==> flow/design.v <==
module pmi_ram_dp #(
  parameter pmi_wr_addr_depth = 256,
  parameter pmi_wr_addr_width = 8,
  parameter pmi_wr_data_width = 8,
  parameter pmi_rd_addr_depth = 256,
  parameter pmi_rd_addr_width = 8,
  parameter pmi_rd_data_width = 8,
  parameter pmi_regmode       = "reg",
  parameter pmi_resetmode     = "async",
  parameter pmi_family        = "common"
) (
  input  [pmi_wr_data_width-1:0] Data,
  input  [pmi_wr_addr_width-1:0] WrAddress,
  input  [pmi_rd_addr_width-1:0] RdAddress,
  input                          WrClock,
  input                          RdClock,
  input                          WrClockEn,
  input                          RdClockEn,
  input                          WE,
  input                          Reset,
  output reg [pmi_rd_data_width-1:0] Q
);
  localparam AW = $clog2(pmi_wr_addr_depth);
  reg [pmi_wr_data_width-1:0] mem [0:pmi_wr_addr_depth-1];
  reg [AW-1:0] rd_addr_q;
  always @(posedge WrClock)
    if (WrClockEn && WE)
      mem[WrAddress[AW-1:0]] <= Data;
  always @(posedge RdClock or posedge Reset)
    if (Reset) begin
      rd_addr_q <= 'd0;
      Q         <= 'd0;
    end else if (RdClockEn) begin
      rd_addr_q <= RdAddress[AW-1:0];
      Q         <= mem[rd_addr_q];
    end
endmodule
module pmi_mult #(
  parameter pmi_dataa_width         = 16,
  parameter pmi_datab_width         = 16,
  parameter pmi_sign                = "on",
  parameter pmi_additional_pipeline = 1,
  parameter pmi_input_reg           = "on",
  parameter pmi_output_reg          = "on",
  parameter pmi_family              = "common",
  parameter pmi_implementation      = "DSP"
) (
  input  [pmi_dataa_width-1:0] DataA,
  input  [pmi_datab_width-1:0] DataB,
  input                        Clock,
  input                        ClkEn,
  input                        Aclr,
  output reg [pmi_dataa_width+pmi_datab_width-1:0] Result
);
  reg [pmi_dataa_width-1:0] a_q;
  reg [pmi_datab_width-1:0] b_q;
  reg [pmi_dataa_width+pmi_datab_width-1:0] p_q;
  reg [pmi_dataa_width+pmi_datab_width-1:0] p_q2;
  always @(posedge Clock or posedge Aclr)
    if (Aclr) begin
      a_q    <= 'd0;
      b_q    <= 'd0;
      p_q    <= 'd0;
      p_q2   <= 'd0;
      Result <= 'd0;
    end else if (ClkEn) begin
      a_q    <= DataA;
      b_q    <= DataB;
      p_q    <= $signed(a_q) * $signed(b_q);
      p_q2   <= p_q;
      Result <= p_q2;
    end
endmodule
`timescale 1ns / 1ps
module Wienerfilter#(
    parameter WIDTH    = 16,
    parameter COL_NUM  = 128, 
    parameter ROW_NUM  = 2,
    localparam ADDR_DEP  =  COL_NUM * ROW_NUM,
    localparam ADDR_WID  =  $clog2(ADDR_DEP) + 'd1,
    localparam Serial_COL  =  $clog2(COL_NUM) + 'd1,
    localparam Serial_ROW  =  $clog2(ROW_NUM) + 'd1
)
(
input clk,
input rst,
input start,
input [ADDR_WID-1:0]wr_addr,
input ram_wr_en,
input [WIDTH-1:0]ram_data_in,
input  wire[7:0]rd_wiener,
input [1:0]rd_bank,
input      rd_para,
input [Serial_COL-1:0]wr_data_addr,
input ram_wr_data_en,
input [WIDTH-1:0]ram_data_wr_in,
output [WIDTH*2-1:0]DSP_ADD_DATA_o,
output reg[WIDTH*4-1:0]Wiener_data,
output reg Wiener_data_v,
output finish_cal_o,
output wire [WIDTH/2-1:0]ram_data_out_o,
output data_wr_v_o
) ;
localparam INIT      = 0,
           START     = 1, 
           READ_DATA = 2,
           WAIT_READ = 3,
           MULT_CAL  = 4,
           WAIT_CAL  = 5,
           ADD_CAL   = 6,
           DET       = 7, 
           FINISH    = 8;
reg [6:0]STATE;
reg [Serial_COL - 1:0 ]COL_cnt;
reg [Serial_ROW - 1:0 ]ROW_cnt;
reg [ADDR_WID-1:0]rd_ad_para;
reg [ADDR_WID-1:0]rd_addr;
always@(*) begin 
  rd_ad_para = rd_para? {rd_bank,rd_wiener[5:0]}:rd_addr;
end
wire [WIDTH/2-1:0]ram_data_out;
assign ram_data_out_o=ram_data_out;
wire [WIDTH-1:0]ram_data_data_out;
pmi_ram_dp
#(
  .pmi_wr_addr_depth    (ADDR_DEP ),  
  .pmi_wr_addr_width    (ADDR_WID ),  
  .pmi_wr_data_width    (WIDTH/2 ),  
  .pmi_rd_addr_depth    (ADDR_DEP ),  
  .pmi_rd_addr_width    (ADDR_WID ),  
  .pmi_rd_data_width    (WIDTH/2 ),  
  .pmi_regmode          ( "reg" ),  
  .pmi_resetmode        ("async" ),  
  .pmi_family           ("common" )   
) pmi_ram_dp_inst (
  .Data      (ram_data_in ),   
  .WrAddress (wr_addr ),   
  .RdAddress (rd_ad_para), 
  .WrClock   (clk   ),   
  .RdClock   (clk   ),   
  .WrClockEn (1 ),   
  .RdClockEn (1 ),   
  .WE        (ram_wr_en), 
  .Reset     (rst),   
  .Q         (ram_data_out )    
);
pmi_ram_dp
#(
  .pmi_wr_addr_depth    (COL_NUM ),  
  .pmi_wr_addr_width    (Serial_COL ),  
  .pmi_wr_data_width    (WIDTH ),  
  .pmi_rd_addr_depth    (COL_NUM ),  
  .pmi_rd_addr_width    (Serial_COL ),  
  .pmi_rd_data_width    (WIDTH ),  
  .pmi_regmode          ( "reg" ),  
  .pmi_resetmode        ("async" ),  
  .pmi_family           ("common" )   
) pmi_ram_dp_inst_data (
  .Data      (ram_data_wr_in ),   
  .WrAddress (wr_data_addr ),   
  .RdAddress (COL_cnt ),   
  .WrClock   (clk   ),   
  .RdClock   (clk   ),   
  .WrClockEn (1 ),   
  .RdClockEn (1 ),   
  .WE        (ram_wr_data_en), 
  .Reset     (rst),   
  .Q         (ram_data_data_out )    
);
reg finish_cal;
reg [WIDTH*2-1:0]DSP_ADD_DATA;
wire [WIDTH*2-1:0]result;
reg start_mult,start_mult_d,start_mult_dd;
reg data_wr_v;
always@(posedge clk or posedge rst) begin 
 if(rst) begin 
    STATE <= INIT;
    ROW_cnt <= 'd0;
    COL_cnt <= 'd0;
    start_mult <= 'd0;
    finish_cal <= 'd0;
    DSP_ADD_DATA <= 'd0;
    data_wr_v <='d0;
 end
 else begin 
   case(STATE) 
   INIT      :begin
    ROW_cnt <= 'd0;
    COL_cnt <= 'd0;  
    start_mult <= 'd0;
    finish_cal <= 'd0;
    DSP_ADD_DATA <= 'd0;
    data_wr_v <='d0;
    if(start) begin
        STATE <= START;
     end
    else      begin
        STATE <= INIT;
     end
        end
   START     :begin  
       STATE <= READ_DATA;
       start_mult <= 'd0;
       DSP_ADD_DATA <= DSP_ADD_DATA;
       data_wr_v <='d0;
        end
   READ_DATA :begin  
       STATE <= WAIT_READ;
       start_mult <= 'd0;
        end
   WAIT_READ :begin  
       STATE <= MULT_CAL;  
       start_mult <= 'd1;
        end
   MULT_CAL  :begin  
    STATE <= WAIT_CAL;  
    start_mult <= 'd0;
        end
   WAIT_CAL  :begin  
      if(start_mult_dd) begin STATE <= ADD_CAL;  end
      else begin STATE <= WAIT_CAL;  end
        end
   ADD_CAL :begin 
     if(COL_cnt <  COL_NUM - 'd1) begin
        COL_cnt <= COL_cnt + 'd1;
        STATE   <= START;
        data_wr_v <='d0;
        DSP_ADD_DATA <= DSP_ADD_DATA + result;
      end
     else begin
        COL_cnt <= 0;
        STATE   <= DET;
        data_wr_v <='d1;
        DSP_ADD_DATA <= DSP_ADD_DATA+ result;
      end 
   end    
   DET       :begin  
     DSP_ADD_DATA <= 'd0;
     data_wr_v <='d0;
     if(ROW_cnt <  ROW_NUM - 'd1) begin
        ROW_cnt <= ROW_cnt + 'd1;
        STATE   <= START;
        finish_cal <= 'd0;
      end
     else begin 
        ROW_cnt <= 'd0;
        STATE   <= FINISH;
        finish_cal <= 'd1;
     end
        end
   FINISH    :begin  
    data_wr_v <='d0;
    DSP_ADD_DATA <= 'd0;
    finish_cal <= 'd0;
    STATE   <= INIT;
        end
   endcase
 end
end
assign finish_cal_o = finish_cal;
assign DSP_ADD_DATA_o = DSP_ADD_DATA;
always@(posedge clk or posedge rst) begin 
    if(rst) begin 
        start_mult_d<= 'd0;
        start_mult_dd<= 'd0;
    end
    else begin 
        start_mult_d <= start_mult;
        start_mult_dd<= start_mult_d;
    end
   end
   always@(*) begin 
case(ROW_cnt) 
  'd0: rd_addr =  COL_cnt  ;
  'd1: rd_addr =  COL_NUM + COL_cnt ;
  'd2: rd_addr = {COL_NUM,1'd0 } + COL_cnt ;
  'd3: rd_addr = {COL_NUM,1'd0 } + COL_cnt + COL_NUM ;
endcase
   end
wire [WIDTH-1:0]data_in0,data_in1;
assign data_in0 = {{8{ram_data_out[WIDTH/2-1]}},ram_data_out};
 assign data_in1 = ram_data_data_out;
   pmi_mult
   #(
     .pmi_dataa_width         (WIDTH),  
     .pmi_datab_width         (WIDTH ),  
     .pmi_sign                ("on" ),  
     .pmi_additional_pipeline (1 ),  
     .pmi_input_reg           ( "on" ),  
     .pmi_output_reg          ( "on" ),  
     .pmi_family              ("common"  ),  
     .pmi_implementation      ("DSP" )   
   ) pmi_mult_dsp (
     .DataA  (data_in0 ),   
     .DataB  (data_in1 ),   
     .Clock  (clk ),   
     .ClkEn  (1 ),   
     .Aclr   (rst ),   
     .Result (result )    
   );
assign data_wr_v_o = data_wr_v;
always@(posedge clk or posedge rst)
 begin 
   if(rst) begin 
    Wiener_data  <='d0;
    Wiener_data_v<='d0;
   end
   else begin
case(ROW_cnt)
 'd0:begin if(data_wr_v) begin Wiener_data[WIDTH*1-1:WIDTH*0] <= DSP_ADD_DATA[15:0];  Wiener_data_v<='d0; end else begin Wiener_data <= Wiener_data; Wiener_data_v<='d0; end end
 'd1:begin if(data_wr_v) begin Wiener_data[WIDTH*2-1:WIDTH*1] <= DSP_ADD_DATA[15:0];  Wiener_data_v<='d0; end else begin Wiener_data <= Wiener_data; Wiener_data_v<='d0; end end
 'd2:begin if(data_wr_v) begin Wiener_data[WIDTH*3-1:WIDTH*2] <= DSP_ADD_DATA[23:8];  Wiener_data_v<='d0; end else begin Wiener_data <= Wiener_data; Wiener_data_v<='d0; end end
 'd3:begin if(data_wr_v) begin Wiener_data[WIDTH*4-1:WIDTH*3] <= DSP_ADD_DATA[23:8];  Wiener_data_v<='d1; end else begin Wiener_data <= Wiener_data; Wiener_data_v<='d0; end end
endcase 
    end
 end
endmodule
==> flow/run.sh <==
#!/bin/bash
# the make line also repeats each setting of config.mk as NAME=value (left out here)
make -C /OpenROAD-flow-scripts/flow DESIGN_CONFIG=/design/flow/config.mk WORK_HOME=/design/flow/orfs CLKGATE_MAP_FILE= finish
==> flow/config.mk <==
export PLATFORM = sky130hd
export DESIGN_NAME = Wienerfilter
export DESIGN_NICKNAME = Wienerfilter
export VERILOG_FILES = /design/flow/design.v
export SDC_FILE = /design/flow/constraint.sdc
export NUM_CORES = 4
export LEC_CHECK = 0
export CAP_MARGIN = 0
export CELL_PAD_IN_SITES_DETAIL_PLACEMENT = 2
export CORE_ASPECT_RATIO = 1.86
export CORE_MARGIN = 2
export CORE_UTILIZATION = 45
export GPL_ROUTABILITY_DRIVEN = 1
export GPL_TIMING_DRIVEN = 1
export MAX_ROUTING_LAYER = met4
export SETUP_SLACK_MARGIN = -0.27
export SLEW_MARGIN = 35
==> flow/constraint.sdc <==
create_clock -name core_clock -period 8.66 [get_ports {clk}]
set_input_delay 1.7320 -clock core_clock [delete_from_list [all_inputs] [get_ports {clk}]]
set_output_delay 1.7320 -clock core_clock [all_outputs]
set_load 0.01 [all_outputs]
==> flow_summary.json, run 1 <==
{
  "worst-path-buf-inv": 3,
  "syn_inst": 7530,
  "io_buffer_count": 159,
  "fp_util_pct": 45.2,
  "reg2reg_from": "pmi_mult_dsp.a_q[7]",
  "cp.required_ns": 9.49,
  "synth-seq-cells": 4352,
  "antenna_left": 0,
  "startpoint_type": "flip-flop",
  "r2r_slack_ns": 3.10,
  "mux_share_pct": 18.4,
  "avgRoutedWirePerCell_um": 43.8,
  "syn_area_per_cell_um2": 22.7,
  "crit_path_end_kind": "flip-flop",
  "clk_latency_ns": 0.99,
  "pg_clk_mw": 18.5,
  "worst_path_dominant_cell_family": "adder cells",
  "crit_end": "pmi_mult_dsp.p_q[19]",
  "finalHoldViolCount": 0,
  "p_comb_share_pct": 10.3,
  "cts.clk_slew.worst_paths_ns": 0.08,
  "tightest_slew_ns": 1.05,
  "ir_drop_uv": 231,
  "top_layer_used": "met4",
  "cpMostUsedCell": "fa_1",
  "drt_iter0_markers": 9251,
  "rows": 308,
  "design.core.area_um2": 378000,
  "cts_hold_buffers": 0,
  "async_reset_ff_share_pct": 5.88,
  "antenna_found_initial": 47,
  "cts_tree": "done",
  "drt_pass1_iterations": 5,
  "die_area_um2": 386000,
  "ys_warn_count": 10,
  "cp-startpoint": "pmi_mult_dsp.a_q[7]",
  "fin_crit_sh_pct": 64.2,
  "wl_met2_um": 321000,
  "avgViaCountPerCell": 6.36,
  "drt-met1-wl_um": 194000,
  "ys_sh_simple_pct": 2.00,
  "ys_chip_area_um2": 171000,
  "topCellsByArea": "edfxtp_1 (72%), mux4_2 (18%), dfrtp_1 (3.7%)",
  "dp_hpwl_um": 346000,
  "cp_max_fo": 15,
  "netlist_area_um2": 171000,
  "cts_root_buffer": "clkbuf_16",
  "top_area_cell": "edfxtp_1",
  "cts-resized-gates": 0,
  "pwr-share-seq_pct": 50.2,
  "fin_crit_ns": 5.56,
  "grt_setup_unrepaired": "no",
  "openroad.warnings": 75,
  "hold_path.class": "flip-flop to flip-flop",
  "path_depth": 15,
  "fmax_ghz": 0.180,
  "top_area_share_pct": 71.9,
  "ys_types": 63,
  "finalNetCount": 8190,
  "slowest_delay_ns": 0.54,
  "clockPowerShare_pct": 39.5,
  "ys.flop_type": "edfxtp_1",
  "finish.utilization_pct": 51.1,
  "ys_seq_share_pct": 75.6,
  "comb-power_mw": 4.82,
  "finalSetupViolations": 0,
  "worst_hold_slack_ns": 0.340,
  "clock_sinks": 4352,
  "track_usage_pct": 30.5,
  "met3_length_um": 28400,
  "gr-total-overflow": 0,
  "top_logic_kind": "multiplexers",
  "min_path_cells": 0,
  "worstRegToRegCells": 15,
  "cp.arrival_ns": 6.40,
  "reg2reg_to": "pmi_mult_dsp.p_q[19]",
  "synth.most_common_cell": "edfxtp_1",
  "worstHoldEndpoint": "pmi_mult_dsp.Result[15]",
  "synth-xor-area-share_pct": 0.220,
  "die_h_um": 845,
  "grt_pass1_vias": 92353,
  "path_cells": "inv_1 > nor2_1 > fa_1 > fa_1 > fa_1 > inv_1 > fa_1 > inv_1 > ha_1 > o2111a_1 > a21o_1 > o41ai_2 > o21ai_0 > a211oi_1 > nor2_1",
  "hold_start": "pmi_mult_dsp.p_q2[15]",
  "aoi_share_pct": 0.720,
  "io_pins": 172,
  "leakagePower_nw": 59.9,
  "slew_violations": 0,
  "area_growth_pct": 13.0,
  "max_cap_viol_count": 0,
  "power-top-group": "registers",
  "grt_pass1_wl_um": 795000,
  "cp_slowest_cell": "fa_1",
  "drcViolationCount": 0,
  "top_cells_by_count": "edfxtp_1 (4096), mux4_2 (1352), nor2_1 (454)",
  "status": "complete, no violations",
  "cts_buffers": 391,
  "power.internal_mw": 34.9,
  "clockBufferDepth": 4,
  "seq_cell_power_mw": 23.5,
  "ys_cells": 7530,
  "synthesis.nets": 7781,
  "edf_count": 4096,
  "slew_headroom_pct": 29.4,
  "post_cts_buffers": 0,
  "fin_skew_ns": 0.0871,
  "vias": 84719,
  "wl_um": 583000,
  "die_w_um": 456,
  "place.gp.congestion": 0.837,
  "synth_adder_area_share_pct": 1.82,
  "grt_max_degree": 197,
  "power_density_nw_per_um2": 242,
  "htreeDepth": 5,
  "critical_path_class": "flip-flop to flip-flop",
  "p_sw_mw": 11.9,
  "swShare_pct": 25.4
}
## layer usage
layer  global-route usage [%]  vias up
met3                     3.28     1171
met4                     17.1        0
met2                     55.4     4105
met5                        -        -
met1                     32.4    47188
li1                         -    32255
## per-stage QoR
stage | std cells | power, mW | area (µm²) | TNS, ns | setup slack (ns)
after global routing | 13307 | 47.8 | 193000 | 0 | 2.91
after global placement | 12495 | 27.8 | 180000 | 0 | 3.16
final | 13315 | 46.8 | 193000 | 0 | 3.10
after detailed placement | 12496 | 28.4 | 180000 | 0 | 2.98
after CTS | 13201 | 46.8 | 192000 | 0 | 2.80
after floorplan | 7530 | 26.5 | 171000 | -28.58 | -0.112
## layout make-up
| class | instances | area, µm² |
|---|---|---|
| clock inverters | 218 | 2190 |
| fillers | 32250 | 185000 |
| clock buffers | 487 | 10600 |
| multi-input cells | 2648 | 40200 |
| well taps | 4960 | 6210 |
| repair buffers | 395 | 3920 |
| inverters | 151 | 579 |
| diodes | 104 | 260 |
| flip-flops and latches | 4352 | 129000 |
==> inputs of run 2 (changes only) <==
- CAP_MARGIN: 0 -> 10
- CELL_PAD_IN_SITES_DETAIL_PLACEMENT: 2 -> default
- CORE_ASPECT_RATIO: 1.86 -> default
- CORE_UTILIZATION: 45 -> 72
- CTS_CLUSTER_DIAMETER: default -> 71
- CTS_CLUSTER_SIZE: default -> 15
- GPL_ROUTABILITY_DRIVEN: 1 -> default
- GPL_TIMING_DRIVEN: 1 -> default
- MAX_ROUTING_LAYER: met4 -> default
- SETUP_SLACK_MARGIN: -0.27 -> 0.98
- SLEW_MARGIN: 35 -> 40
- TNS_END_PERCENT: default -> 5
- clock period: 8.66 -> 3.79 ns (I/O delays scaled with it)
==> run 2 against run 1 <==
  * Now fails the layout checks on negative setup slack
  * Fmax rose by 26%
  * Routed wire length is 16% lower
  * Cell count down 12%
  * Flip-flop count stayed put
  * Critical path type unchanged
  * Largest cell class unchanged
  * Largest power group unchanged
  * Highest routed layer is now met5
==> flow_summary.json, run 2 <==
{
  "avgViaCountPerCell": 7.65,
  "min_path_cells": 1,
  "pwr-share-seq_pct": 54.6,
  "power-top-group": "registers",
  "ys_seq_share_pct": 75.6,
  "path_cells": "buf_4 > buf_4 > and2_1 > fa_1 > fa_1 > fa_1 > inv_1 > fa_1 > inv_1 > ha_1 > a21o_1 > a21oi_1 > o21ai_0 > a211oi_2 > a21oi_2 > xor2_1",
  "hold_path.class": "input port to flip-flop",
  "grt_pass1_vias": 88004,
  "vias": 89154,
  "grt_pass1_wl_um": 656000,
  "grt_max_degree": 134,
  "netlist_area_um2": 171000,
  "top_logic_kind": "multiplexers",
  "fmax_ghz": 0.226,
  "ys_types": 63,
  "nFillCells": 10064,
  "fin_crit_ns": 4.42,
  "antenna_left": 0,
  "track_usage_pct": 38.8,
  "worst_hold_slack_ns": 0.148,
  "drt_iter0_markers": 14633,
  "ys_cells": 7530,
  "leakagePower_nw": 61.3,
  "power.internal_mw": 75.1,
  "hold_start": "ram_data_wr_in[14]",
  "slew_violations": 0,
  "seq_cell_power_mw": 53.6,
  "cpMostUsedCell": "fa_1",
  "ys_warn_count": 10,
  "async_reset_ff_share_pct": 5.88,
  "r2r_slack_ns": -0.63,
  "aoi_share_pct": 0.720,
  "drcViolationCount": 0,
  "fin_area_um2": 192000,
  "avgRoutedWirePerCell_um": 41.9,
  "clock_sinks": 4352,
  "gr-total-overflow": 0,
  "clockPowerShare_pct": 33.1,
  "worst-path-buf-inv": 4,
  "dp_hpwl_um": 257000,
  "fin_crit_sh_pct": 117,
  "ys_sh_simple_pct": 2.00,
  "top_area_cell": "edfxtp_1",
  "ys_chip_area_um2": 171000,
  "cts_buffers": 341,
  "cts_root_buffer": "clkbuf_16",
  "die_w_um": 492,
  "io_pins": 172,
  "pg_clk_mw": 32.5,
  "failed_checks": "negative setup slack",
  "reg2reg_to": "pmi_mult_dsp.p_q[22]",
  "openroad.warnings": 73,
  "finalSetupViolations": 15,
  "drt_pass1_iterations": 7,
  "fin_setup_tns_ns": -6.20,
  "synth_adder_area_share_pct": 1.82,
  "rows": 178,
  "mux_share_pct": 18.4,
  "edf_count": 4096,
  "ys.flop_type": "edfxtp_1",
  "total_power_mw": 98.2,
  "cp.required_ns": 4.59,
  "placed_area_um2": 183000,
  "worst_path_dominant_cell_family": "adder cells",
  "crit_end": "pmi_mult_dsp.p_q[22]",
  "crit_path_end_kind": "flip-flop",
  "clk_latency_ns": 1.01,
  "io_buffer_count": 159,
  "top_area_share_pct": 71.9,
  "reg2reg_from": "pmi_mult_dsp.a_q[5]",
  "synthesis.nets": 7781,
  "die_h_um": 492,
  "max_cap_viol_count": 0,
  "finish.utilization_pct": 81.6,
  "synth.most_common_cell": "edfxtp_1",
  "cp-startpoint": "pmi_mult_dsp.a_q[5]",
  "synth-xor-area-share_pct": 0.220,
  "swShare_pct": 23.6,
  "p_sw_mw": 23.1,
  "cts_tree": "done",
  "syn_area_per_cell_um2": 22.7,
  "clockBufferDepth": 4,
  "htreeDepth": 5,
  "topCellsByArea": "edfxtp_1 (72%), mux4_2 (18%), dfrtp_1 (3.7%)",
  "finalNetCount": 8699,
  "startpoint_type": "flip-flop",
  "slowest_delay_ns": 0.56,
  "grt_setup_unrepaired": "yes",
  "fin_skew_ns": 0.0780,
  "die_area_um2": 242000,
  "critical_path_class": "flip-flop to flip-flop",
  "power_density_nw_per_um2": 510,
  "design.core.area_um2": 236000,
  "antenna_found_initial": 47,
  "worstRegToRegCells": 16,
  "comb-power_mw": 12.1,
  "place.gp.congestion": 0.871,
  "ir_drop_uv": 736,
  "cts.clk_slew.worst_paths_ns": 0.07,
  "syn_inst": 7530,
  "top_cells_by_count": "edfxtp_1 (4096), mux4_2 (1352), nor2_1 (454)",
  "fp_util_pct": 72.6,
  "finalHoldViolCount": 0,
  "area_growth_pct": 12.4,
  "cp_max_fo": 6,
  "wl_um": 488000,
  "cp_slowest_cell": "fa_1",
  "setup_slack_ns": -0.631,
  "path_depth": 16,
  "p_comb_share_pct": 12.3,
  "cp.arrival_ns": 5.23,
  "slew_headroom_pct": 14.3,
  "synth-seq-cells": 4352,
  "status": "finished with violations",
  "worstHoldEndpoint": "pmi_ram_dp_inst_data.mem[90][14]",
  "tightest_slew_ns": 1.29
}
-- run 2: through the flow --
stage,std cells,setup WS (ns)
floorplan,7530,-0.415
global placement,11236,-0.726
detailed placement,11239,-0.736
CTS,11631,-0.713
global route,11642,-0.775
finish,11655,-0.631
-- run 2: layout make-up --
cell class	instances	area [µm²]	share of cell area, %
Sequential cell	4352	129000	67.3
Multi-Input combinational cell	2648	40300	21.0
Timing Repair Buffer	954	9140	4.75
Clock buffer	375	8800	4.57
Tap cell	3150	3940	2.05
Inverter	151	571	0.297
Clock inverter	8	66.3	0.0345
Antenna cell	17	42.5	0.0221
-- run 2: timing repair --
item	4_1_cts	5_1_grt
buffers inserted	8	1
hold buffers	1	0
pin swaps	29	17
endpoints found under the setup margin	73	53
endpoints found under the hold margin	1	0
resized	85	100
-- run 2: layer usage --
| metal | GRT usage, % | share of wire, % | vias up |
|---|---|---|---|
| li1 | - | - | 32906 |
| met1 | 52.3 | 31 | 46399 |
| met2 | 62.4 | 50 | 8170 |
| met3 | 7.69 | 12 | 1621 |
| met4 | 18.7 | 6.8 | 58 |
| met5 | 0 | 0.080 | - |
==> inputs of run 3 (changes only) <==
- CAP_MARGIN: 10 -> 20
- CORE_UTILIZATION: 72 -> 70
- CTS_CLUSTER_DIAMETER: 71 -> default
- CTS_CLUSTER_SIZE: 15 -> 14
- SETUP_SLACK_MARGIN: 0.98 -> -0.27
- SLEW_MARGIN: 40 -> 20
- TNS_END_PERCENT: 5 -> default
- clock period: 3.79 -> 2.9 ns (I/O delays scaled with it)
==> run 3 against run 2 <==
  * Still fails the layout checks on negative setup slack
  * Routed wire length increased by 2.1%
  * Sequential power rose by 31%
  * Synthesized cell count unchanged
  * Cell count up 6.6%
  * Cell area up 5.0%
  * Synthesized area is the same
  * Critical path depth is 4 higher
  * Worst hold slack got worse by 0.11 ns
  * Count of clock-buffer cells in the layout up 154
  * Total power rose by 46%
  * Combinational power increased by 46%
  * Critical endpoint is now pmi_mult_dsp.p_q[21]
  * Largest cell class unchanged
==> flow_summary.json, run 3 <==
{
  "crit_path_end_kind": "flip-flop",
  "topCellsByArea": "edfxtp_1 (72%), mux4_2 (18%), dfrtp_1 (3.7%)",
  "power-top-group": "registers",
  "logic_area_um2": 40200,
  "edf_count": 4096,
  "startpoint_type": "flip-flop",
  "die_area_um2": 249000,
  "rows": 181,
  "pwr-share-seq_pct": 49.0,
  "slowest_delay_ns": 0.48,
  "ys.flop_type": "edfxtp_1",
  "htreeDepth": 5,
  "min_path_cells": 1,
  "slew_headroom_pct": 34.9,
  "grt_pass1_vias": 92301,
  "placed_area_um2": 186000,
  "die_h_um": 499,
  "synth_adder_area_share_pct": 1.82,
  "worstHoldEndpoint": "pmi_ram_dp_inst_data.mem[94][12]",
  "power.internal_mw": 109,
  "nFillCells": 9949,
  "tightest_slew_ns": 0.977,
  "worstRegToRegCells": 20,
  "fin_crit_ns": 4.45,
  "critical_path_class": "flip-flop to flip-flop",
  "finalNetCount": 9106,
  "ys_seq_share_pct": 75.6,
  "drt_iter0_markers": 14961,
  "mux_share_pct": 18.4,
  "cts_buffers": 428,
  "netlist_area_um2": 171000,
  "io_pins": 172,
  "flop_area_um2": 129000,
  "vias": 91815,
  "grt_pass1_wl_um": 699000,
  "hold_path.class": "input port to flip-flop",
  "ys_sh_simple_pct": 2.00,
  "cts_tree": "done",
  "avgRoutedWirePerCell_um": 40.1,
  "fin_crit_sh_pct": 153,
  "grt_setup_unrepaired": "yes",
  "openroad.warnings": 51,
  "swShare_pct": 23.9,
  "fin_skew_ns": 0.0914,
  "worst-path-buf-inv": 6,
  "failed_checks": "negative setup slack",
  "reg2reg_from": "pmi_mult_dsp.a_q[2]",
  "crit_end": "pmi_mult_dsp.p_q[21]",
  "hold_start": "ram_data_wr_in[12]",
  "syn_area_per_cell_um2": 22.7,
  "fmax_ghz": 0.225,
  "cpMostUsedCell": "inv_1",
  "ir_drop_uv": 1120,
  "cp_slowest_cell": "dfrtp_2",
  "fin_area_um2": 202000,
  "path_cells": "buf_6 > and2_1 > fa_2 > inv_1 > fa_1 > inv_1 > ha_1 > inv_1 > fa_1 > inv_1 > ha_1 > a21o_1 > a21oi_2 > o2111ai_2 > a21o_1 > o41ai_4 > buf_4 > o211ai_1 > a21oi_1 > xnor2_1",
  "p_comb_share_pct": 12.4,
  "clk_latency_ns": 1.05,
  "io_buffer_count": 159,
  "pre_cts_ws_ns": -1.68,
  "aoi_share_pct": 0.720,
  "clockPowerShare_pct": 38.7,
  "cp.arrival_ns": 5.32,
  "max_cap_viol_count": 0,
  "ys_cells": 7530,
  "pg_clk_mw": 55.3,
  "finalSetupViolations": 43,
  "p_sw_mw": 34.1,
  "drcViolationCount": 0,
  "clock_sinks": 4352,
  "async_reset_ff_share_pct": 5.88,
  "syn_inst": 7530,
  "top_logic_kind": "multiplexers",
  "synth-xor-area-share_pct": 0.220,
  "cp-startpoint": "pmi_mult_dsp.a_q[2]",
  "seq_cell_power_mw": 70.0,
  "avgViaCountPerCell": 7.39,
  "antenna_found_initial": 53,
  "clockBufferDepth": 4,
  "reg2reg_to": "pmi_mult_dsp.p_q[21]",
  "worst_path_dominant_cell_family": "adder cells",
  "cp_max_fo": 6,
  "track_usage_pct": 40.4,
  "wl_um": 499000,
  "top_area_share_pct": 71.9,
  "cts.clk_slew.worst_paths_ns": 0.07,
  "synthesis.nets": 7781,
  "gr-total-overflow": 0,
  "comb-power_mw": 17.7,
  "cts_root_buffer": "clkbuf_16",
  "path_depth": 20,
  "place.gp.congestion": 0.881,
  "ys_chip_area_um2": 171000,
  "die_w_um": 499,
  "grt_max_degree": 115,
  "leakagePower_nw": 65.9,
  "status": "finished with violations",
  "design.core.area_um2": 243000,
  "slew_violations": 0,
  "power_density_nw_per_um2": 708,
  "dp_hpwl_um": 266000,
  "setup_slack_ns": -1.55,
  "r2r_slack_ns": -1.55,
  "top_area_cell": "edfxtp_1",
  "finalHoldViolCount": 0,
  "antenna_left": 0,
  "fp_util_pct": 70.4,
  "synth.most_common_cell": "edfxtp_1",
  "top_cells_by_count": "edfxtp_1 (4096), mux4_2 (1352), nor2_1 (454)",
  "cp.required_ns": 3.78,
  "ys_warn_count": 10,
  "drt_pass1_iterations": 6,
  "ys_types": 63,
  "synth-seq-cells": 4352,
  "area_growth_pct": 18.0
}
[run 3: cell type report]
cell class / count / area share, %
Antenna cell: 21 / 0.0260
Clock buffer: 529 / 5.53
Clock inverter: 245 / 1.12
Inverter: 151 / 0.282
Multi-Input combinational cell: 2648 / 19.9
Sequential cell: 4352 / 64.1
Tap cell: 3202 / 1.98
Timing Repair Buffer: 1274 / 7.05
[run 3: timing repair]
action | CTS | global route
buffers inserted | 46 | 33
endpoints found under the hold margin | 79 | 0
gates cloned | 26 | 1
endpoints found under the setup margin | 43 | 45
pin swaps | 13 | 29
resized | 120 | 89
hold buffers | 3 | 0
[run 3: through the flow]
stage	setup TNS (ns)	power [mW]	cells	hold slack, ns	util (%)
CTS	-36.56	141	12374	0.00526	82.8
floorplan	-289.83	80.2	7530	0.331	-
finish	-39.06	143	12422	0.0428	83.0
global route	-41.18	147	12405	0.0340	83.0
detailed placement	-37.68	86.4	11530	0.335	76.6
global placement	-36.49	86.0	11530	0.333	76.6
[run 3: layer usage]
metal | up-vias | part of all wire (%) | GRT usage, %
li1 | 34081 | - | -
met1 | 47942 | 33 | 53.5
met2 | 8110 | 50 | 64.7
met3 | 1632 | 11 | 8.42
met4 | 50 | 6.6 | 21.1
met5 | - | 0.066 | 0
==> inputs of run 4 (changes only) <==
- CORE_UTILIZATION: 70 -> 45
- CTS_CLUSTER_SIZE: 14 -> default
- SETUP_SLACK_MARGIN: -0.27 -> default
- clock period: 2.9 -> 7.06 ns (I/O delays scaled with it)
==> run 4 against run 3 <==
  * Now clean on timing, DRC and antenna
  * Via count fell by 15%
  * Clock skew fell by 0.021 ns
  * Non-clock buffer count fell by 879
  * Sequential power fell by 59%
  * First-iteration DRC count fell by 45%
  * Critical path type unchanged
  * Largest cell class unchanged
==> flow_summary.json, run 4 <==
{
  "pg_clk_mw": 23.0,
  "worstRegToRegCells": 16,
  "grt_pass1_vias": 80888,
  "crit_path_end_kind": "flip-flop",
  "clockBufferDepth": 4,
  "total_power_mw": 56.5,
  "synth-seq-cells": 4352,
  "fin_setup_tns_ns": 0,
  "fin_crit_sh_pct": 74.3,
  "synthesis.nets": 7781,
  "edf_count": 4096,
  "hold_path.class": "flip-flop to flip-flop",
  "swShare_pct": 22.3,
  "fin_crit_ns": 5.24,
  "die_h_um": 621,
  "cts_hold_buffers": 0,
  "slew_violations": 0,
  "clockPowerShare_pct": 40.7,
  "ys.flop_type": "edfxtp_1",
  "die_w_um": 621,
  "finalNetCount": 8232,
  "fin_skew_ns": 0.0701,
  "htreeDepth": 5,
  "async_reset_ff_share_pct": 5.88,
  "place.gp.congestion": 0.814,
  "tightest_slew_ns": 1.15,
  "avgViaCountPerCell": 5.85,
  "cts_root_buffer": "clkbuf_16",
  "slowest_delay_ns": 0.64,
  "post_cts_buffers": 0,
  "dp_hpwl_um": 236000,
  "synth.most_common_cell": "edfxtp_1",
  "avgRoutedWirePerCell_um": 30.0,
  "grt_pass1_wl_um": 580000,
  "ys_sh_simple_pct": 2.00,
  "reg2reg_from": "pmi_mult_dsp.a_q[7]",
  "leakagePower_nw": 60.5,
  "critical_path_class": "flip-flop to flip-flop",
  "synth-xor-area-share_pct": 0.220,
  "clk_latency_ns": 0.94,
  "worst-path-buf-inv": 4,
  "r2r_slack_ns": 1.82,
  "design.core.area_um2": 379000,
  "path_depth": 16,
  "antenna_found_initial": 29,
  "grt_max_degree": 203,
  "power_density_nw_per_um2": 291,
  "openroad.warnings": 100,
  "crit_end": "pmi_mult_dsp.p_q[22]",
  "min_path_cells": 0,
  "finalHoldViolCount": 0,
  "hold_start": "pmi_mult_dsp.p_q2[0]",
  "aoi_share_pct": 0.720,
  "top_logic_kind": "multiplexers",
  "cp-startpoint": "pmi_mult_dsp.a_q[7]",
  "ir_drop_uv": 254,
  "startpoint_type": "flip-flop",
  "topCellsByArea": "edfxtp_1 (72%), mux4_2 (18%), dfrtp_1 (3.7%)",
  "reg2reg_to": "pmi_mult_dsp.p_q[22]",
  "mux_share_pct": 18.4,
  "worstHoldEndpoint": "pmi_mult_dsp.Result[0]",
  "ys_warn_count": 10,
  "top_area_share_pct": 71.9,
  "p_sw_mw": 12.6,
  "drt_iter0_markers": 8272,
  "finalSetupViolations": 0,
  "power-top-group": "registers",
  "slew_headroom_pct": 23.0,
  "status": "complete, no violations",
  "worst_path_dominant_cell_family": "adder cells",
  "ys_chip_area_um2": 171000,
  "syn_area_per_cell_um2": 22.7,
  "die_area_um2": 385000,
  "cp_max_fo": 15,
  "top_area_cell": "edfxtp_1",
  "io_buffer_count": 159,
  "cp.required_ns": 7.91,
  "syn_inst": 7530,
  "cts-resized-gates": 0,
  "io_pins": 172,
  "ys_seq_share_pct": 75.6,
  "track_usage_pct": 20.8,
  "power.internal_mw": 43.9,
  "cts_buffers": 433,
  "cp.arrival_ns": 6.09,
  "ys_cells": 7530,
  "comb-power_mw": 4.75,
  "gr-total-overflow": 0,
  "netlist_area_um2": 171000,
  "pwr-share-seq_pct": 50.9,
  "drt_pass1_iterations": 6,
  "ys_types": 63,
  "p_comb_share_pct": 8.4,
  "max_cap_viol_count": 0,
  "synth_adder_area_share_pct": 1.82,
  "clock_sinks": 4352,
  "top_cells_by_count": "edfxtp_1 (4096), mux4_2 (1352), nor2_1 (454)",
  "fmax_ghz": 0.191,
  "drcViolationCount": 0,
  "wl_um": 401000,
  "rows": 226,
  "grt_setup_unrepaired": "no",
  "path_cells": "inv_1 > fa_1 > fa_1 > inv_1 > fa_1 > inv_1 > fa_1 > inv_1 > ha_1 > o21ai_0 > nand2b_1 > a311oi_1 > o31ai_1 > a211oi_1 > a21oi_1 > xor2_1",
  "antenna_left": 0,
  "seq_cell_power_mw": 28.7,
  "cp_slowest_cell": "o31ai_1",
  "cts.clk_slew.worst_paths_ns": 0.06,
  "area_growth_pct": 13.4,
  "vias": 78241,
  "cts_tree": "done",
  "fp_util_pct": 45.2
}
## run 4: layer usage
layer  vias up  global-route usage [%]  part of all wire [%]
li1      32370                       -                     -
met1     42636                    29.5                    42
met2      2632                    34.2                    50
met3       591                    3.09                   6.3
met4        12                    5.09                   2.4
met5         -                       0                 0.018
## run 4: area by class of cell
cell class | instances | area [µm²]
well taps | 5016 | 6280
clock inverters | 264 | 2750
flip-flops and latches | 4352 | 129000
multi-input cells | 2648 | 39800
clock buffers | 540 | 11400
repair buffers | 395 | 3810
inverters | 151 | 571
diodes | 11 | 27.5
fillers | 29413 | 185000
## run 4: stage by stage
stage / instance area (µm²) / utilization [%] / cells / hold slack, ns / setup WS, ns
after floorplan: 171000 / - / 7530 / 0.331 / 2.28
after global placement: 180000 / 47.5 / 12561 / 0.335 / 1.57
after detailed placement: 180000 / 47.5 / 12561 / 0.335 / 1.54
after CTS: 194000 / 51.2 / 13365 / 0.339 / 1.51
after global routing: 194000 / 51.2 / 13371 / 0.348 / 1.48
final: 194000 / 51.2 / 13377 / 0.342 / 1.82
==> inputs of run 5 (changes only) <==
- CAP_MARGIN: 20 -> 0
- CELL_PAD_IN_SITES_DETAIL_PLACEMENT: default -> 0
- CORE_ASPECT_RATIO: default -> 1.48
- CORE_MARGIN: 2 -> 10
- CTS_CLUSTER_SIZE: default -> 86
- GPL_ROUTABILITY_DRIVEN: default -> 0
- GPL_TIMING_DRIVEN: default -> 1
- MAX_ROUTING_LAYER: default -> met4
- PLACE_DENSITY: default -> 0.72
- SLEW_MARGIN: 20 -> 35
- clock period: 7.06 -> 3.69 ns (I/O delays scaled with it)
==> run 5 against run 4 <==
  * Count of clock-buffer cells in the layout is 83 lower
  * Critical path type unchanged
  * Highest routed layer is now met4
  * Synthesized area is the same
  * The layout now fails its checks (negative setup slack)
  * Clock skew rose by 0.021 ns
  * Utilization grew 1.5 points
  * Combinational power rose to 2.6 times the previous value
==> flow_summary.json, run 5 <==
{
  "rows": 275,
  "cts_tree": "done",
  "vias": 82377,
  "fp_util_pct": 45.2,
  "crit_path_end_kind": "flip-flop",
  "dp_cells": 13113,
  "cp.arrival_ns": 5.32,
  "wl_um": 423000,
  "antenna_left": 0,
  "die_h_um": 770,
  "seq_cell_power_mw": 55.0,
  "clockPowerShare_pct": 38.0,
  "synth-seq-cells": 4352,
  "dp_hpwl_um": 269000,
  "cts_hold_buffers": 0,
  "openroad.warnings": 55,
  "ys_warn_count": 10,
  "antenna_found_initial": 29,
  "top_cells_by_count": "edfxtp_1 (4096), mux4_2 (1352), nor2_1 (454)",
  "leakagePower_nw": 63.6,
  "area_growth_pct": 16.6,
  "ys_types": 63,
  "clock_sinks": 4352,
  "avgRoutedWirePerCell_um": 30.4,
  "drt_iter0_markers": 9805,
  "pg_clk_mw": 41.2,
  "synth.most_common_cell": "edfxtp_1",
  "drt-met1-wl_um": 148000,
  "failed_checks": "negative setup slack",
  "path_cells": "buf_2 > and2_1 > fa_1 > fa_1 > fa_1 > inv_1 > fa_1 > inv_1 > ha_4 > o2111a_1 > a21o_1 > o41ai_4 > o21ai_1 > a211oi_1 > nor2_1",
  "finalSetupViolations": 15,
  "comb-power_mw": 12.3,
  "cts.clk_slew.worst_paths_ns": 0.07,
  "p_sw_mw": 24.8,
  "max_cap_viol_count": 0,
  "grt_max_degree": 129,
  "synth-xor-area-share_pct": 0.220,
  "avgViaCountPerCell": 5.93,
  "finish.utilization_pct": 52.7,
  "fin_skew_ns": 0.0910,
  "netlist_area_um2": 171000,
  "cts_root_buffer": "clkbuf_16",
  "status": "finished with violations",
  "drt_pass1_iterations": 6,
  "fin_area_um2": 200000,
  "top_layer_used": "met4",
  "met3_length_um": 27500,
  "async_reset_ff_share_pct": 5.88,
  "worst-path-buf-inv": 3,
  "io_pins": 172,
  "cp_max_fo": 6,
  "ys_chip_area_um2": 171000,
  "grt_setup_unrepaired": "yes",
  "syn_area_per_cell_um2": 22.7,
  "ys_seq_share_pct": 75.6,
  "crit_end": "pmi_mult_dsp.p_q[19]",
  "htreeDepth": 5,
  "ir_drop_uv": 580,
  "slowest_delay_ns": 0.52,
  "edf_count": 4096,
  "clockBufferDepth": 4,
  "track_usage_pct": 21.1,
  "power.internal_mw": 83.8,
  "worstRegToRegCells": 15,
  "cp-startpoint": "pmi_mult_dsp.a_q[6]",
  "topCellsByArea": "edfxtp_1 (72%), mux4_2 (18%), dfrtp_1 (3.7%)",
  "tightest_slew_ns": 0.881,
  "ys_sh_simple_pct": 2.00,
  "drcViolationCount": 0,
  "hold_path.class": "input port to async pin",
  "top_area_cell": "edfxtp_1",
  "grt_pass1_wl_um": 616000,
  "cpMostUsedCell": "fa_1",
  "cp_slowest_cell": "fa_1",
  "p_comb_share_pct": 11.4,
  "path_depth": 15,
  "slew_violations": 0,
  "wl_met2_um": 225000,
  "grt_pass1_vias": 86587,
  "die_area_um2": 406000,
  "reg2reg_to": "pmi_mult_dsp.p_q[19]",
  "cp.required_ns": 4.46,
  "gr-total-overflow": 0,
  "design.core.area_um2": 379000,
  "power-top-group": "registers",
  "worst_hold_slack_ns": 0.251,
  "aoi_share_pct": 0.720,
  "swShare_pct": 22.8,
  "reg2reg_from": "pmi_mult_dsp.a_q[6]",
  "mux_share_pct": 18.4,
  "worst_path_dominant_cell_family": "adder cells",
  "power_density_nw_per_um2": 544,
  "ys.flop_type": "edfxtp_1",
  "syn_inst": 7530,
  "startpoint_type": "flip-flop",
  "fmax_ghz": 0.220,
  "cts_buffers": 387,
  "placed_area_um2": 186000,
  "synth_adder_area_share_pct": 1.82,
  "setup_slack_ns": -0.853,
  "finalHoldViolCount": 0,
  "slew_headroom_pct": 41.3,
  "top_area_share_pct": 71.9,
  "die_w_um": 527,
  "finalNetCount": 8792,
  "fin_cells": 13884,
  "pre_cts_ws_ns": -0.904,
  "critical_path_class": "flip-flop to flip-flop",
  "pwr-share-seq_pct": 50.6,
  "top_logic_kind": "multiplexers",
  "clk_latency_ns": 0.91,
  "fin_crit_ns": 4.54,
  "r2r_slack_ns": -0.85,
  "synthesis.nets": 7781,
  "fin_crit_sh_pct": 123,
  "io_buffer_count": 159,
  "ys_cells": 7530
}
## run 5: stage by stage
step | TNS (ns) | power, mW
after floorplan | -110.88 | 63.0
after global placement | -9.05 | 67.1
after detailed placement | -9.73 | 67.5
after CTS | -8.14 | 109
after global routing | -10.34 | 112
final | -7.96 | 109
## run 5: routing by layer
layer / global-route usage, % / up-vias
met2: 36.5 / 3736
met3: 2.84 / 856
met4: 9.16 / 0
met5: - / -
li1: - / 33410
met1: 24.8 / 44375
## run 5: cell type report
type                       instances  area (µm²)
clock buffer                     457       10100
antenna                           43         108
clock inverter                   246        2820
multi-input combinational       2648       40100
fill                           27894      179000
timing repair buffer            1001       10200
sequential                      4352      129000
tap                             4986        6240
inverter                         151         571
## run 5: what timing repair did
item,CTS,global route
setup buffers,17,7
hold endpoints to repair,0,0
gates resized,29,50
pin swaps,25,39
endpoints found under the setup margin,16,18
==> inputs of run 6 (changes only) <==
- ABC_AREA: default -> 1
- CELL_PAD_IN_SITES_DETAIL_PLACEMENT: 0 -> default
- CORE_ASPECT_RATIO: 1.48 -> 1.47
- CORE_MARGIN: 10 -> 2
- CORE_UTILIZATION: 45 -> 72
- CTS_CLUSTER_DIAMETER: default -> 171
- CTS_CLUSTER_SIZE: 86 -> 16
- GPL_ROUTABILITY_DRIVEN: 0 -> default
- GPL_TIMING_DRIVEN: 1 -> default
- HOLD_SLACK_MARGIN: default -> 0.29
- MAX_ROUTING_LAYER: met4 -> default
- PLACE_DENSITY: 0.72 -> 0.4
- SLEW_MARGIN: 35 -> 20
- clock period: 3.69 -> 2.9 ns (I/O delays scaled with it)
==> run 6 against run 5 <==
  * The layout still fails its checks (negative setup slack)
  * Die area fell by 38%
  * Worst setup slack got worse by 0.43 ns
  * Count of clock-buffer cells in the layout fell by 101
  * Synthesized cell count rose by 97%
  * Routed wire length rose by 27%
  * Utilization rose by 29 points
  * Cell count rose by 36%
  * Combinational power rose to 7.9 times the previous value
  * Critical endpoint is now pmi_mult_dsp.p_q[21]
==> flow_summary.json, run 6 <==
{
  "synthesis.nets": 15118,
  "cp_max_fo": 7,
  "setup_slack_ns": -1.29,
  "reg2reg_to": "pmi_mult_dsp.p_q[21]",
  "top_layer_used": "met5",
  "synth.most_common_cell": "edfxtp_1",
  "syn_area_per_cell_um2": 12.0,
  "gr-total-overflow": 0,
  "clockBufferDepth": 4,
  "grt_setup_unrepaired": "yes",
  "fmax_ghz": 0.239,
  "cts_root_buffer": "clkbuf_16",
  "min_path_cells": 0,
  "power-top-group": "combinational cells",
  "cp-startpoint": "pmi_mult_dsp.a_q[2]",
  "wl_um": 537000,
  "cp.required_ns": 3.66,
  "pg_clk_mw": 39.8,
  "top_cells_by_count": "edfxtp_1 (4096), nand2_1 (3055), nand3_1 (2644)",
  "swShare_pct": 38.1,
  "cts_tree": "done",
  "openroad.warnings": 55,
  "antenna_left": 0,
  "finalNetCount": 15770,
  "worstHoldEndpoint": "pmi_mult_dsp.p_q2[0]",
  "grt_max_degree": 109,
  "hold_path.class": "flip-flop to flip-flop",
  "cts_buffers": 313,
  "cp.arrival_ns": 4.94,
  "io_pins": 172,
  "fin_crit_sh_pct": 144,
  "mux_share_pct": 0,
  "status": "finished with violations",
  "top_area_cell": "edfxtp_1",
  "power_density_nw_per_um2": 1030,
  "dp_hpwl_um": 330000,
  "ys_seq_share_pct": 72.5,
  "htreeDepth": 5,
  "tightest_slew_ns": 0.980,
  "ys_types": 41,
  "aoi_share_pct": 5.26,
  "avgRoutedWirePerCell_um": 28.5,
  "grt_pass1_wl_um": 784000,
  "syn_inst": 14867,
  "ys_cells": 14867,
  "crit_path_end_kind": "flip-flop",
  "comb-power_mw": 96.8,
  "drt_pass1_iterations": 7,
  "p_comb_share_pct": 46.4,
  "design.core.area_um2": 247000,
  "ys_chip_area_um2": 179000,
  "async_reset_ff_share_pct": 5.88,
  "path_cells": "buf_6 > nand2_2 > inv_2 > fa_1 > fa_2 > fa_1 > inv_2 > fa_1 > inv_2 > ha_4 > nand2_8 > nor2_2 > o21ai_1 > o211ai_1 > buf_4 > buf_4 > nand2_2 > nand3_2 > xor2_1",
  "top_area_share_pct": 68.9,
  "ys_warn_count": 10,
  "cts.clk_slew.worst_paths_ns": 0.09,
  "pwr-share-seq_pct": 34.5,
  "finalSetupViolations": 31,
  "clock_sinks": 4352,
  "fin_area_um2": 203000,
  "placed_area_um2": 192000,
  "drcViolationCount": 0,
  "r2r_slack_ns": -1.29,
  "die_h_um": 608,
  "cp_slowest_cell": "fa_1",
  "grt_pass1_vias": 127215,
  "track_usage_pct": 41.9,
  "wl_met2_um": 264000,
  "drt-met1-wl_um": 164000,
  "seq_cell_power_mw": 72.0,
  "reg2reg_from": "pmi_mult_dsp.a_q[2]",
  "edf_count": 4096,
  "topCellsByArea": "edfxtp_1 (69%), nand3_1 (7.4%), nand2_1 (6.4%)",
  "critical_path_class": "flip-flop to flip-flop",
  "rows": 221,
  "avgViaCountPerCell": 6.79,
  "area_growth_pct": 13.5,
  "startpoint_type": "flip-flop",
  "max_cap_viol_count": 0,
  "worst-path-buf-inv": 6,
  "power.internal_mw": 129,
  "die_w_um": 415,
  "p_sw_mw": 79.5,
  "clk_latency_ns": 0.92,
  "slew_violations": 0,
  "finalHoldViolCount": 0,
  "ys_sh_simple_pct": 16.9,
  "worstRegToRegCells": 19,
  "total_power_mw": 209,
  "met3_length_um": 56600,
  "ir_drop_uv": 2910,
  "crit_end": "pmi_mult_dsp.p_q[21]",
  "path_depth": 19,
  "top_logic_kind": "simple AND/OR/NAND/NOR gates",
  "worst_path_dominant_cell_family": "adder cells",
  "io_buffer_count": 159,
  "synth_adder_area_share_pct": 1.74,
  "fin_skew_ns": 0.0583,
  "ys.flop_type": "edfxtp_1",
  "antenna_found_initial": 17,
  "fp_util_pct": 72.4,
  "place.gp.congestion": 0.983,
  "drt_iter0_markers": 20976,
  "die_area_um2": 252000,
  "leakagePower_nw": 72.4,
  "synth-xor-area-share_pct": 0.157,
  "slew_headroom_pct": 34.5,
  "slowest_delay_ns": 0.58,
  "clockPowerShare_pct": 19.1,
  "hold_start": "pmi_mult_dsp.p_q[0]",
  "fin_crit_ns": 4.19,
  "failed_checks": "negative setup slack",
  "netlist_area_um2": 179000,
  "vias": 127860,
  "synth-seq-cells": 4352
}
==> run 6: area by class of cell <==
class | instances | area, µm²
Tap cell | 3233 | 4050
Fill cell | 12913 | 44000
Multi-Input combinational cell | 9107 | 44200
Timing Repair Buffer | 1324 | 15000
Timing Repair inverter | 2 | 22.5
Clock buffer | 356 | 8100
Inverter | 419 | 1670
Sequential cell | 4352 | 129000
Antenna cell | 13 | 32.5
Clock inverter | 11 | 104
==> run 6: layer usage <==
| layer | vias up | global-route usage (%) |
|---|---|---|
| met5 | - | 0 |
| met4 | 16 | 34.7 |
| met3 | 2337 | 7.16 |
| met2 | 9933 | 69.1 |
| met1 | 61612 | 48.5 |
| li1 | 53962 | - |
==> run 6: repair_timing <==
action	CTS	global route
hold endpoints to repair	808	0
gates cloned	3	14
gates resized	111	164
setup buffers	12	28
hold buffers	25	0
endpoints found under the setup margin	38	40
pin swaps	27	44
==> run 6: stage by stage <==
step	hold WS (ns)	worst slack, ns	cells	TNS (ns)	util [%]
2_1_floorplan	0.331	-1.05	14867	-282.28	-
3_3_place_gp	0.332	-1.41	18356	-27.47	77.9
3_5_place_dp	0.335	-1.49	18356	-34.07	77.9
4_1_cts	0.294	-1.24	18763	-19.50	81.6
5_1_grt	0.344	-1.43	18807	-22.70	82.2
6_report	0.324	-1.29	18817	-20.48	82.2
==> inputs of run 7 (changes only) <==
- CAP_MARGIN: 0 -> 20
- CORE_ASPECT_RATIO: 1.47 -> 1.26
- CORE_UTILIZATION: 72 -> 40
- CTS_CLUSTER_DIAMETER: 171 -> 129
- CTS_CLUSTER_SIZE: 16 -> default
- GPL_ROUTABILITY_DRIVEN: default -> 0
- GPL_TIMING_DRIVEN: default -> 0
- HOLD_SLACK_MARGIN: 0.29 -> default
- MIN_ROUTING_LAYER: default -> met2
- PLACE_DENSITY: 0.4 -> default
- TNS_END_PERCENT: default -> 50
- clock period: 2.9 -> 8.61 ns (I/O delays scaled with it)
==> run 7 against run 6 <==
  * The flow now stops in 5_1_grt
  * Synthesized cell count unchanged
  * Synthesized area unchanged
  * Die area up 79%
==> flow_summary.json, run 7 <==
{
  "status": "stopped before the end",
  "haltStage": "5_1_grt",
  "stop_error": "[ERROR GRT-0116] Global routing finished with congestion. Check the congestion regions in the DRC Viewer.",
  "htreeDepth": 5,
  "cts_buffers": 419,
  "syn_inst": 14867,
  "top_area_cell": "edfxtp_1",
  "top_cells_by_count": "edfxtp_1 (4096), nand2_1 (3055), nand3_1 (2644)",
  "ys_types": 41,
  "die_w_um": 599,
  "dp_hpwl_um": 480000,
  "ys_warn_count": 10,
  "mux_share_pct": 0,
  "die_h_um": 754,
  "cts_hold_buffers": 0,
  "synthesis.nets": 15118,
  "fp_util_pct": 40.1,
  "ys.flop_type": "edfxtp_1",
  "track_usage_pct": 48.6,
  "dp_cells": 21148,
  "syn_area_per_cell_um2": 12.0,
  "ys_chip_area_um2": 179000,
  "clockBufferDepth": 4,
  "topCellsByArea": "edfxtp_1 (69%), nand3_1 (7.4%), nand2_1 (6.4%)",
  "aoi_share_pct": 5.26,
  "die_area_um2": 452000,
  "cts_root_buffer": "clkbuf_16",
  "design.core.area_um2": 445000,
  "edf_count": 4096,
  "netlist_area_um2": 179000,
  "io_buffer_count": 157,
  "clock_sinks": 4352,
  "rows": 275,
  "synth_adder_area_share_pct": 1.74,
  "pre_cts_ws_ns": 3.12,
  "io_pins": 172,
  "synth-seq-cells": 4352,
  "top_area_share_pct": 68.9,
  "ys_cells": 14867,
  "cts-resized-gates": 0,
  "post_cts_buffers": 0,
  "synth.most_common_cell": "edfxtp_1",
  "async_reset_ff_share_pct": 5.88,
  "gr-total-overflow": 17,
  "ys_seq_share_pct": 72.5,
  "top_logic_kind": "simple AND/OR/NAND/NOR gates",
  "synth-xor-area-share_pct": 0.157,
  "ys_sh_simple_pct": 16.9
}
==> run 7: routing by layer <==
metal  overflow  GRT usage (%)
met1          -              -
met2          0           53.1
met3          2           55.2
met4         13           31.5
met5          2           30.8
==> run 7: metrics by stage <==
step / util (%) / instance area, µm²
after floorplan: - / 179000
after global placement: 42.2 / 188000
after detailed placement: 43.3 / 193000
after CTS: 46.4 / 206000
==> inputs of run 8 (changes only) <==
- ABC_AREA: 1 -> default
- CORE_ASPECT_RATIO: 1.26 -> default
- CORE_UTILIZATION: 40 -> 65
- CTS_CLUSTER_DIAMETER: 129 -> default
- GPL_ROUTABILITY_DRIVEN: 0 -> default
- GPL_TIMING_DRIVEN: 0 -> default
- MIN_ROUTING_LAYER: met2 -> default
- TNS_END_PERCENT: 50 -> default
- clock period: 8.61 -> 4.35 ns (I/O delays scaled with it)
==> run 8 against run 7 <==
  * The layout now fails its checks (negative setup slack)
  * Synthesized area is 4.1% lower
  * Die area down 41%
  * Synthesized cell count is 49% lower
==> flow_summary.json, run 8 <==
{
  "slew_headroom_pct": 23.7,
  "drt_iter0_markers": 9883,
  "cts_tree": "done",
  "p_sw_mw": 20.9,
  "reg2reg_from": "pmi_mult_dsp.b_q[5]",
  "max_cap_viol_count": 0,
  "crit_path_end_kind": "flip-flop",
  "status": "finished with violations",
  "synth-xor-area-share_pct": 0.220,
  "openroad.warnings": 77,
  "ir_drop_uv": 666,
  "setup_slack_ns": -0.190,
  "grt_setup_unrepaired": "yes",
  "cpMostUsedCell": "fa_1",
  "cp-startpoint": "pmi_mult_dsp.b_q[5]",
  "clockBufferDepth": 4,
  "die_h_um": 517,
  "synth-seq-cells": 4352,
  "power.internal_mw": 72.0,
  "finalHoldViolCount": 0,
  "swShare_pct": 22.5,
  "clock_sinks": 4352,
  "worst-path-buf-inv": 3,
  "path_cells": "buf_12 > and2_4 > fa_1 > fa_2 > fa_1 > inv_1 > fa_1 > inv_2 > ha_4 > or3_4 > a311oi_4 > o31ai_4 > a211oi_2 > a21oi_2 > xor2_1",
  "grt_pass1_wl_um": 583000,
  "ys_chip_area_um2": 171000,
  "finalSetupViolations": 8,
  "pwr-share-seq_pct": 50.3,
  "area_growth_pct": 14.3,
  "startpoint_type": "flip-flop",
  "die_area_um2": 267000,
  "ys_cells": 7530,
  "dp_hpwl_um": 247000,
  "cts.clk_slew.worst_paths_ns": 0.06,
  "ys_seq_share_pct": 75.6,
  "seq_cell_power_mw": 46.7,
  "worstHoldEndpoint": "pmi_ram_dp_inst.mem[252][7]",
  "drcViolationCount": 0,
  "r2r_slack_ns": -0.19,
  "cp_slowest_cell": "fa_1",
  "cts_buffers": 422,
  "ys_types": 63,
  "cp.required_ns": 5.17,
  "ys_sh_simple_pct": 2.00,
  "critical_path_class": "flip-flop to flip-flop",
  "fin_setup_tns_ns": -0.823,
  "aoi_share_pct": 0.720,
  "fin_area_um2": 196000,
  "fp_util_pct": 65.3,
  "top_area_cell": "edfxtp_1",
  "synthesis.nets": 7781,
  "clockPowerShare_pct": 39.4,
  "reg2reg_to": "pmi_mult_dsp.p_q[22]",
  "worst_path_dominant_cell_family": "adder cells",
  "syn_area_per_cell_um2": 22.7,
  "clk_latency_ns": 0.94,
  "avgRoutedWirePerCell_um": 32.9,
  "design.core.area_um2": 262000,
  "dp_cells": 11444,
  "netlist_area_um2": 171000,
  "ys.flop_type": "edfxtp_1",
  "top_logic_kind": "multiplexers",
  "antenna_found_initial": 27,
  "place.gp.congestion": 0.869,
  "die_w_um": 517,
  "track_usage_pct": 30.7,
  "comb-power_mw": 9.60,
  "hold_path.class": "input port to flip-flop",
  "mux_share_pct": 18.4,
  "io_buffer_count": 159,
  "power-top-group": "registers",
  "placed_area_um2": 181000,
  "drt_pass1_iterations": 6,
  "edf_count": 4096,
  "fin_crit_ns": 4.54,
  "fin_skew_ns": 0.0315,
  "tightest_slew_ns": 1.15,
  "failed_checks": "negative setup slack",
  "vias": 81276,
  "cts_root_buffer": "clkbuf_16",
  "fmax_ghz": 0.220,
  "rows": 188,
  "leakagePower_nw": 62.6,
  "async_reset_ff_share_pct": 5.88,
  "p_comb_share_pct": 10.3,
  "gr-total-overflow": 0,
  "fin_cells": 12251,
  "total_power_mw": 92.9,
  "worstRegToRegCells": 15,
  "finish.utilization_pct": 74.7,
  "htreeDepth": 5,
  "cts_hold_buffers": 0,
  "fin_crit_sh_pct": 104,
  "grt_pass1_vias": 82021,
  "io_pins": 172,
  "min_path_cells": 1,
  "power_density_nw_per_um2": 475,
  "crit_end": "pmi_mult_dsp.p_q[22]",
  "slew_violations": 0,
  "path_depth": 15,
  "top_area_share_pct": 71.9,
  "syn_inst": 7530,
  "synth.most_common_cell": "edfxtp_1",
  "ys_warn_count": 10,
  "synth_adder_area_share_pct": 1.82,
  "pre_cts_ws_ns": -0.238,
  "antenna_left": 0,
  "hold_start": "ram_data_in[7]",
  "topCellsByArea": "edfxtp_1 (72%), mux4_2 (18%), dfrtp_1 (3.7%)",
  "wl_um": 403000,
  "cp.arrival_ns": 5.36,
  "grt_max_degree": 151,
  "cp_max_fo": 5,
  "avgViaCountPerCell": 6.63,
  "finalNetCount": 8618,
  "top_cells_by_count": "edfxtp_1 (4096), mux4_2 (1352), nor2_1 (454)",
  "slowest_delay_ns": 0.59,
  "worst_hold_slack_ns": 0.202,
  "pg_clk_mw": 36.6
}
-- run 8: metal layers --
metal	part of all wire, %	global-route usage (%)
met1	39	44.6
met2	49	48.7
met3	7.8	4.61
met4	4.0	11.2
met5	0.046	0
-- run 8: what timing repair did --
item / 4_1_cts / 5_1_grt
setup buffers: 7 / 2
resized: 27 / 36
gates cloned: 0 / 0
pin swaps: 19 / 22
setup endpoints to repair: 9 / 12
-- run 8: final cells by class --
cell class                      instances  area, µm²
Timing Repair Buffer                  792       7350
Tap cell                             3515       4400
Clock buffer                          531      11300
Inverter                              151        571
Antenna cell                           18       45.0
Multi-Input combinational cell       2648      39900
Sequential cell                      4352     129000
Clock inverter                        244       2570
Fill cell                           14576      66400
==> inputs of run 9 (changes only) <==
- CAP_MARGIN: 20 -> 0
- CELL_PAD_IN_SITES_GLOBAL_PLACEMENT: default -> 0
- CORE_UTILIZATION: 65 -> 72
- CTS_CLUSTER_DIAMETER: default -> 42
- CTS_CLUSTER_SIZE: default -> 15
- GPL_ROUTABILITY_DRIVEN: default -> 0
- HOLD_SLACK_MARGIN: default -> -0.01
- PLACE_DENSITY: default -> 0.43
- SETUP_SLACK_MARGIN: default -> 1.06
- TNS_END_PERCENT: default -> 50
- clock period: 4.35 -> 3.72 ns (I/O delays scaled with it)
==> run 9 against run 8 <==
  * The layout still fails its checks (negative setup slack)
  * First-iteration DRC count up 130%
  * Cell count up 1.1%
  * Combinational power up 59%
  * Synthesized cell count unchanged
  * Clock skew up 0.037 ns
  * Cell area up 4.0%
  * Register-to-register slack worse by 0.97 ns
  * Largest power group unchanged
  * Synthesized area unchanged
  * Utilization up 12 points
  * Global-route usage up 20 points
==> flow_summary.json, run 9 <==
{
  "status": "finished with violations",
  "failed_checks": "negative setup slack",
  "cp_max_fo": 4,
  "io_pins": 172,
  "track_usage_pct": 51.1,
  "top_area_cell": "edfxtp_1",
  "synth-xor-area-share_pct": 0.220,
  "ys_seq_share_pct": 75.6,
  "clock_sinks": 4352,
  "max_cap_viol_count": 0,
  "async_reset_ff_share_pct": 5.88,
  "slew_violations": 0,
  "grt_max_degree": 134,
  "ys_types": 63,
  "cts.clk_slew.worst_paths_ns": 0.08,
  "grt_pass1_wl_um": 836000,
  "openroad.warnings": 74,
  "setup_slack_ns": -1.16,
  "clockPowerShare_pct": 42.2,
  "top_cells_by_count": "edfxtp_1 (4096), mux4_2 (1352), nor2_1 (454)",
  "cp.arrival_ns": 5.77,
  "fp_util_pct": 72.6,
  "power_density_nw_per_um2": 596,
  "die_h_um": 492,
  "fin_skew_ns": 0.0689,
  "finalHoldViolCount": 0,
  "edf_count": 4096,
  "gr-total-overflow": 0,
  "dp_cells": 11256,
  "slew_headroom_pct": 13.2,
  "aoi_share_pct": 0.720,
  "ys.flop_type": "edfxtp_1",
  "antenna_left": 0,
  "avgViaCountPerCell": 8.54,
  "synthesis.nets": 7781,
  "ys_sh_simple_pct": 2.00,
  "vias": 105769,
  "hold_start": "ram_data_wr_in[15]",
  "clockBufferDepth": 4,
  "dp_hpwl_um": 262000,
  "avgRoutedWirePerCell_um": 52.7,
  "die_area_um2": 242000,
  "rows": 178,
  "worstRegToRegCells": 17,
  "slowest_delay_ns": 0.55,
  "fin_crit_sh_pct": 131,
  "reg2reg_from": "pmi_mult_dsp.b_q[5]",
  "synth_adder_area_share_pct": 1.82,
  "antenna_found_initial": 116,
  "ir_drop_uv": 828,
  "synth.most_common_cell": "edfxtp_1",
  "htreeDepth": 5,
  "syn_inst": 7530,
  "power-top-group": "registers",
  "ys_cells": 7530,
  "worst-path-buf-inv": 5,
  "min_path_cells": 1,
  "design.core.area_um2": 236000,
  "worstHoldEndpoint": "pmi_ram_dp_inst_data.mem[81][15]",
  "fin_crit_ns": 4.88,
  "top_area_share_pct": 71.9,
  "crit_path_end_kind": "flip-flop",
  "tightest_slew_ns": 1.30,
  "comb-power_mw": 15.3,
  "cp-startpoint": "pmi_mult_dsp.b_q[5]",
  "drt_pass1_iterations": 16,
  "reg2reg_to": "pmi_mult_dsp.p_q[22]",
  "r2r_slack_ns": -1.16,
  "pwr-share-seq_pct": 45.1,
  "ys_chip_area_um2": 171000,
  "finish.utilization_pct": 86.2,
  "cpMostUsedCell": "fa_1",
  "ys_warn_count": 10,
  "io_buffer_count": 159,
  "worst_path_dominant_cell_family": "adder cells",
  "crit_end": "pmi_mult_dsp.p_q[22]",
  "wl_um": 652000,
  "finalNetCount": 9046,
  "netlist_area_um2": 171000,
  "mux_share_pct": 18.4,
  "leakagePower_nw": 67.8,
  "die_w_um": 492,
  "drcViolationCount": 0,
  "drt_iter0_markers": 22835,
  "p_comb_share_pct": 12.6,
  "clk_latency_ns": 1.05,
  "path_depth": 17,
  "swShare_pct": 27.2,
  "startpoint_type": "flip-flop",
  "synth-seq-cells": 4352,
  "cts_buffers": 470,
  "power.internal_mw": 88.2,
  "grt_setup_unrepaired": "yes",
  "topCellsByArea": "edfxtp_1 (72%), mux4_2 (18%), dfrtp_1 (3.7%)",
  "p_sw_mw": 33.0,
  "top_logic_kind": "multiplexers",
  "hold_path.class": "input port to flip-flop",
  "syn_area_per_cell_um2": 22.7,
  "cts_root_buffer": "clkbuf_16",
  "fmax_ghz": 0.205,
  "fin_cells": 12383,
  "cp_slowest_cell": "fa_1",
  "finalSetupViolations": 27,
  "cp.required_ns": 4.60,
  "seq_cell_power_mw": 54.7,
  "pg_clk_mw": 51.1,
  "grt_pass1_vias": 100467,
  "critical_path_class": "flip-flop to flip-flop",
  "area_growth_pct": 18.8,
  "cts_tree": "done",
  "path_cells": "buf_6 > and2_1 > fa_1 > fa_1 > fa_1 > inv_1 > fa_1 > inv_2 > ha_4 > buf_4 > buf_4 > or3_1 > o21ai_2 > o31ai_4 > a211oi_2 > a21oi_1 > xor2_1"
}
==> run 9: area by class of cell <==
cell class | instances | area, µm²
fill | 7863 | 32500
antenna | 61 | 153
timing repair buffer | 1172 | 12400
multi-input combinational | 2648 | 40900
tap | 3150 | 3940
clock buffer | 515 | 12000
clock inverter | 334 | 3790
sequential | 4352 | 129000
inverter | 151 | 574
==> run 9: what timing repair did <==
item                                    CTS  global route
gates resized                           262           278
endpoints found under the hold margin     8             0
hold buffers                              1             0
cloned                                   38             5
pin swaps                                54            99
endpoints found under the setup margin  164           551
buffers inserted                         95            77
==> run 9: per-stage QoR <==
stage / setup slack [ns] / hold slack [ns] / TNS (ns) / power, mW / instance area, µm²
3_5_place_dp: -0.859 / 0.335 / -8.18 / 66.7 / 183000
4_1_cts: -0.803 / 0.197 / -7.84 / 116 / 201000
6_report: -1.16 / 0.204 / -15.52 / 121 / 203000
2_1_floorplan: -0.485 / 0.331 / -104.60 / 62.3 / 171000
5_1_grt: -1.16 / 0.191 / -14.79 / 122 / 203000
3_3_place_gp: -0.773 / 0.333 / -7.50 / 66.3 / 183000
==> run 9: per-layer routing <==
layer / wire, µm / share of wire (%) / vias up / GRT usage, %
met3: 101000 / 16 / 5051 / 15.2
li1: - / - / 34070 / -
met2: 296000 / 45 / 15447 / 79.0
met4: 84000 / 13 / 102 / 41.0
met5: 1050 / 0.16 / - / 0.0992
met1: 170000 / 26 / 51099 / 60.7
No activity file was given, so power comes from the tool's default toggle rates.
